==> inputs of run Z <==
==> flow/design.v (excerpt) <==
module lc4_core
   (input  wire        clk,
    input  wire        rst,
    output wire [15:0] o_cur_pc,
    input  wire [15:0] i_cur_insn,
    output wire [15:0] o_dmem_addr,
    input  wire [15:0] i_cur_dmem_data,
    output wire        o_dmem_we,
    output wire [15:0] o_dmem_towrite,
    output wire [1:0]  test_stall,
    output wire [15:0] test_cur_pc,
    output wire [15:0] test_cur_insn,
    output wire        test_regfile_we,
    output wire [2:0]  test_regfile_wsel,
    output wire [15:0] test_regfile_data,
    output wire        test_nzp_we,
    output wire [2:0]  test_nzp_new_bits,
    output wire        test_dmem_we,
    output wire [15:0] test_dmem_addr,
    output wire [15:0] test_dmem_data
    );
==> flow/config.mk <==
export PLATFORM = sky130hd
export DESIGN_NAME = lc4_core
export DESIGN_NICKNAME = lc4_core
export VERILOG_FILES = /design/flow/design.v
export SDC_FILE = /design/flow/constraint.sdc
export NUM_CORES = 4
export LEC_CHECK = 0
export ABC_AREA = 1
export CAP_MARGIN = 20
export CELL_PAD_IN_SITES_GLOBAL_PLACEMENT = 1
export CORE_MARGIN = 2
export CORE_UTILIZATION = 27
export CTS_CLUSTER_DIAMETER = 23
export CTS_CLUSTER_SIZE = 11
export GPL_ROUTABILITY_DRIVEN = 0
export GPL_TIMING_DRIVEN = 1
export PLACE_DENSITY_LB_ADDON = 0.06
export SLEW_MARGIN = 20
==> flow/constraint.sdc <==
create_clock -name core_clock -period 56.4 [get_ports {clk}]
set_input_delay 11.2800 -clock core_clock [delete_from_list [all_inputs] [get_ports {clk}]]
set_output_delay 11.2800 -clock core_clock [all_outputs]
set_load 0.01 [all_outputs]
run.sh (not shown) runs the stock make flow with config.mk's settings and CLKGATE_MAP_FILE=.
==> inputs of run D, as changes to run Z <==
==> flow/config.mk (replaced) <==
export PLATFORM = sky130hd
export DESIGN_NAME = lc4_core
export DESIGN_NICKNAME = lc4_core
export VERILOG_FILES = /design/flow/design.v
export SDC_FILE = /design/flow/constraint.sdc
export NUM_CORES = 4
export LEC_CHECK = 0
export ABC_AREA = 1
export CAP_MARGIN = 20
export CORE_MARGIN = 2
export CORE_UTILIZATION = 57
export CTS_CLUSTER_SIZE = 98
export GPL_ROUTABILITY_DRIVEN = 1
export GPL_TIMING_DRIVEN = 1
export PLACE_DENSITY = 0.47
export SETUP_SLACK_MARGIN = 5.0
export SLEW_MARGIN = 20
==> flow/constraint.sdc (replaced) <==
create_clock -name core_clock -period 35.3 [get_ports {clk}]
set_input_delay 7.0600 -clock core_clock [delete_from_list [all_inputs] [get_ports {clk}]]
set_output_delay 7.0600 -clock core_clock [all_outputs]
set_load 0.01 [all_outputs]
==> inputs of run Y, as changes to run Z <==
==> flow/config.mk (replaced) <==
export PLATFORM = sky130hd
export DESIGN_NAME = lc4_core
export DESIGN_NICKNAME = lc4_core
export VERILOG_FILES = /design/flow/design.v
export SDC_FILE = /design/flow/constraint.sdc
export NUM_CORES = 4
export LEC_CHECK = 0
export ABC_AREA = 1
export CAP_MARGIN = 20
export CORE_MARGIN = 2
export CORE_UTILIZATION = 68
export CTS_CLUSTER_SIZE = 42
export GPL_ROUTABILITY_DRIVEN = 1
export GPL_TIMING_DRIVEN = 1
export MAX_ROUTING_LAYER = met4
export PLACE_DENSITY = 0.6
export SLEW_MARGIN = 20
export TNS_END_PERCENT = 5
==> flow/constraint.sdc (replaced) <==
create_clock -name core_clock -period 31.4 [get_ports {clk}]
set_input_delay 6.2800 -clock core_clock [delete_from_list [all_inputs] [get_ports {clk}]]
set_output_delay 6.2800 -clock core_clock [all_outputs]
set_load 0.01 [all_outputs]
==> results <==
Run Z passed the timing, design-rule and antenna checks. Run Y never finished: it broke off in global routing with GRT-0232. Run D completed without violations.
Of run Z and run D, run Z has the higher worst hold slack (gap 0.0064 ns).
Synthesized cell count is the same in run D and run Y.
Cell count: run D is lower than run Z (about 10%).
Worst setup slack: run D is lower than run Z (12 ns).
In run D the clock-buffer cell count is lower than in run Z, by 129.
